## aoc_solver_top
module aoc_solver_top #(
    parameter WIDTH    = 32,
    parameter HEIGHT   = 32,
    parameter LOG_SIZE = 10
) (
    input         clear,
    input         clock,
    input  [31:0] reg_wdata,
    input         reg_write_strobe,
    input  [3:0]  reg_addr,
    output [31:0] reg_rdata
);
clock: 5.0 ns
lec_check: 0
abc_area: 0
cap_margin: 30
cell_pad_in_sites_global_placement: 2
core_aspect_ratio: 0.63
core_margin: 10
core_utilization: 26
setup_slack_margin: -0.2
slew_margin: 20
run.sh (not shown) runs the stock make flow with config.mk's settings and CLKGATE_MAP_FILE=.
Change:
==> flow/config.mk (replaced) <==
export PLATFORM = sky130hd
export DESIGN_NAME = aoc_solver_top
export DESIGN_NICKNAME = aoc_solver_top
export VERILOG_FILES = /design/flow/design.v
export SDC_FILE = /design/flow/constraint.sdc
export NUM_CORES = 4
export LEC_CHECK = 0
export CAP_MARGIN = 20
export CORE_MARGIN = 2
export CORE_UTILIZATION = 40
export SLEW_MARGIN = 20
What happened: Wire length fell by about a fifth. Non-clock buffer count fell by 35. Via count fell slightly. Die area fell by well over a third. Utilization rose by 15 points. Hold slack is worse by 0.019 ns. Power rose slightly. Count of clock-buffer cells in the layout rose by 20. Critical path depth fell by 1. Worst setup slack is better by 0.13 ns. Area after synthesis stays the same.


## garnet
The RTL this note starts from:
==> flow/design.v <==
module aoc_solver_top #(
    parameter WIDTH    = 32,
    parameter HEIGHT   = 32,
    parameter LOG_SIZE = 10
) (
    input         clear,
    input         clock,
    input  [31:0] reg_wdata,
    input         reg_write_strobe,
    input  [3:0]  reg_addr,
    output [31:0] reg_rdata
);
    localparam LATENCY = WIDTH + 5;
    localparam CELLS   = WIDTH * HEIGHT;
    localparam [2:0] S_START    = 3'd0;
    localparam [2:0] S_LOAD     = 3'd1;
    localparam [2:0] S_PROCESS  = 3'd2;
    localparam [2:0] S_CHECK    = 3'd3;
    localparam [2:0] S_FINISHED = 3'd4;
    reg  [LOG_SIZE-1:0] ram_write_addr;
    wire ram_write_en = reg_write_strobe & (reg_addr == 4'd3);
    wire start        = reg_write_strobe & (reg_addr == 4'd0) & reg_wdata[0];
    always @(posedge clock)
        if (clear)
            ram_write_addr <= {LOG_SIZE{1'b0}};
        else if (reg_write_strobe & (reg_addr == 4'd2))
            ram_write_addr <= reg_wdata[LOG_SIZE-1:0];
    reg [2:0]          state;
    reg [LOG_SIZE-1:0] x_count, y_count, read_addr;
    reg [15:0]         total_removed;
    reg                has_changed;
    wire in_load      = (state == S_LOAD);
    wire in_process   = (state == S_PROCESS);
    wire enable_shift = in_load | in_process;
    reg mem [0:(1<<LOG_SIZE)-1];
    reg rd_q0, rd_q1, rd_q2;
    always @(posedge clock)
        if (clear) begin
            rd_q0 <= 1'b0;
            rd_q1 <= 1'b0;
            rd_q2 <= 1'b0;
        end else begin
            rd_q0 <= mem[read_addr];
            rd_q1 <= rd_q0;
            rd_q2 <= rd_q1;
        end
    wire row0 = rd_q2;
    reg [WIDTH-1:0] line1, line2;
    wire row1 = line1[WIDTH-1];
    wire row2 = line2[WIDTH-1];
    reg r0c1, r0c2, r1c1, r1c2, r2c1, r2c2;
    always @(posedge clock)
        if (clear) begin
            line1 <= {WIDTH{1'b0}};
            line2 <= {WIDTH{1'b0}};
            {r0c1, r0c2, r1c1, r1c2, r2c1, r2c2} <= 6'd0;
        end else if (enable_shift) begin
            line1 <= {line1[WIDTH-2:0], row0};
            line2 <= {line2[WIDTH-2:0], row1};
            r0c1 <= row0; r0c2 <= r0c1;
            r1c1 <= row1; r1c2 <= r1c1;
            r2c1 <= row2; r2c2 <= r2c1;
        end
    reg [LOG_SIZE-1:0] cur_x_pipe [0:LATENCY-2];
    reg [LOG_SIZE-1:0] cur_y_pipe [0:LATENCY-2];
    reg [LOG_SIZE-1:0] waddr_pipe [0:LATENCY-1];
    integer i;
    always @(posedge clock)
        if (clear) begin
            for (i = 0; i < LATENCY - 1; i = i + 1) begin
                cur_x_pipe[i] <= {LOG_SIZE{1'b0}};
                cur_y_pipe[i] <= {LOG_SIZE{1'b0}};
            end
            for (i = 0; i < LATENCY; i = i + 1)
                waddr_pipe[i] <= {LOG_SIZE{1'b0}};
        end else begin
            cur_x_pipe[0] <= x_count;
            cur_y_pipe[0] <= y_count;
            for (i = 1; i < LATENCY - 1; i = i + 1) begin
                cur_x_pipe[i] <= cur_x_pipe[i-1];
                cur_y_pipe[i] <= cur_y_pipe[i-1];
            end
            waddr_pipe[0] <= read_addr;
            for (i = 1; i < LATENCY; i = i + 1)
                waddr_pipe[i] <= waddr_pipe[i-1];
        end
    wire [LOG_SIZE-1:0] cur_x      = cur_x_pipe[LATENCY-2];
    wire [LOG_SIZE-1:0] cur_y      = cur_y_pipe[LATENCY-2];
    wire [LOG_SIZE-1:0] write_addr = waddr_pipe[LATENCY-1];
    wire is_left   = (cur_x == 0);
    wire is_right  = (cur_x == WIDTH - 1);
    wire is_top    = (cur_y == 0);
    wire is_bottom = (cur_y == HEIGHT - 1);
    wire n_ul = r2c2 & ~(is_top | is_left);
    wire n_u  = r2c1 & ~is_top;
    wire n_ur = row2 & ~(is_top | is_right);
    wire n_l  = r1c2 & ~is_left;
    wire n_r  = row1 & ~is_right;
    wire n_dl = r0c2 & ~(is_bottom | is_left);
    wire n_d  = r0c1 & ~is_bottom;
    wire n_dr = row0 & ~(is_bottom | is_right);
    wire [3:0] count_now = n_ul + n_u + n_ur + n_l + n_r + n_dl + n_d + n_dr;
    reg [3:0] neighbours_count;
    reg       center_delayed;
    always @(posedge clock)
        if (clear) begin
            neighbours_count <= 4'd0;
            center_delayed   <= 1'b0;
        end else if (enable_shift) begin
            neighbours_count <= count_now;
            center_delayed   <= r1c1;
        end
    wire remove    = in_process & center_delayed & (neighbours_count < 4'd4);
    wire advancing = in_load | (in_process & (read_addr < CELLS));
    wire                mem_we    = ram_write_en | remove;
    wire [LOG_SIZE-1:0] mem_waddr = remove ? write_addr : ram_write_addr;
    wire                mem_wdata = remove ? 1'b0 : reg_wdata[0];
    always @(posedge clock)
        if (mem_we)
            mem[mem_waddr] <= mem_wdata;
    always @(posedge clock)
        if (clear) begin
            state         <= S_START;
            x_count       <= {LOG_SIZE{1'b0}};
            y_count       <= {LOG_SIZE{1'b0}};
            read_addr     <= {LOG_SIZE{1'b0}};
            total_removed <= 16'd0;
            has_changed   <= 1'b0;
        end else begin
            if (advancing) begin
                read_addr <= read_addr + 1'b1;
                if (x_count == WIDTH - 1) begin
                    x_count <= {LOG_SIZE{1'b0}};
                    y_count <= y_count + 1'b1;
                end else
                    x_count <= x_count + 1'b1;
            end
            case (state)
                S_START:
                    if (start) begin
                        total_removed <= 16'd0;
                        read_addr     <= {LOG_SIZE{1'b0}};
                        x_count       <= {LOG_SIZE{1'b0}};
                        y_count       <= {LOG_SIZE{1'b0}};
                        has_changed   <= 1'b0;
                        state         <= S_LOAD;
                    end
                S_LOAD:
                    if (read_addr == LATENCY - 1)
                        state <= S_PROCESS;
                S_PROCESS: begin
                    if (remove) begin
                        has_changed   <= 1'b1;
                        total_removed <= total_removed + 16'd1;
                    end
                    if (write_addr == CELLS - 1)
                        state <= S_CHECK;
                end
                S_CHECK:
                    if (has_changed) begin
                        has_changed <= 1'b0;
                        read_addr   <= {LOG_SIZE{1'b0}};
                        x_count     <= {LOG_SIZE{1'b0}};
                        y_count     <= {LOG_SIZE{1'b0}};
                        state       <= S_LOAD;
                    end else
                        state <= S_FINISHED;
                default: ;
            endcase
        end
    wire done = (state == S_FINISHED);
    assign reg_rdata = (reg_addr == 4'd1) ? {total_removed, 15'd0, done} : 32'd0;
endmodule
Settings: LEC_CHECK=0, CAP_MARGIN=5, CELL_PAD_IN_SITES_DETAIL_PLACEMENT=0, CORE_MARGIN=2, CORE_UTILIZATION=72, CTS_CLUSTER_SIZE=14, HOLD_SLACK_MARGIN=-0.08, PLACE_DENSITY=0.61, SETUP_SLACK_MARGIN=0.75, SLEW_MARGIN=40, TNS_END_PERCENT=5; clock period 3.06 ns.
The layout from garnet, despite a flow that completed every stage, fails the layout checks, with the failing checks listed as setup timing.
Changes in juniper relative to garnet:
# garnet
export LEC_CHECK = 0
export CAP_MARGIN = 5
export CELL_PAD_IN_SITES_DETAIL_PLACEMENT = 0
export CORE_MARGIN = 2
export CORE_UTILIZATION = 72
export CTS_CLUSTER_SIZE = 14
export HOLD_SLACK_MARGIN = -0.08
export PLACE_DENSITY = 0.61
export SETUP_SLACK_MARGIN = 0.75
export SLEW_MARGIN = 40
export TNS_END_PERCENT = 5
create_clock -name core_clock -period 3.06 [get_ports {clock}]
# juniper
export LEC_CHECK = 0
export CAP_MARGIN = 20
export CELL_PAD_IN_SITES_DETAIL_PLACEMENT = 0
export CORE_MARGIN = 2
export CORE_UTILIZATION = 72
export CTS_CLUSTER_SIZE = 57
export HOLD_SLACK_MARGIN = 0.09
export SETUP_SLACK_MARGIN = 1.31
export SLEW_MARGIN = 30
create_clock -name core_clock -period 4.41 [get_ports {clock}]
Notes after the runs:
garnet has higher fmax than juniper. Compared with garnet, in juniper final instance area went down by about 2.3%; proportion of power drawn by combinational gates was more or less identical; area growth from synthesis to final layout went down by 2.7 points; sequential share of layout area went up by 1.5 points; post-layout utilization of the core went down by 1.9 points. juniper gives more path length in cells of the critical path than garnet did. Between juniper and garnet, it is juniper whose hold slack is higher, by 220 ps. Looking at overall power, juniper sits 18 mW below garnet. Summary of the comparison: antenna diode count is higher in juniper, relative to garnet. Route | juniper vs garnet | wire shorter in juniper. juniper: no failed stages, no open violations at the end.
Power figures rest on the tool's default switching activity, not on a simulated workload.
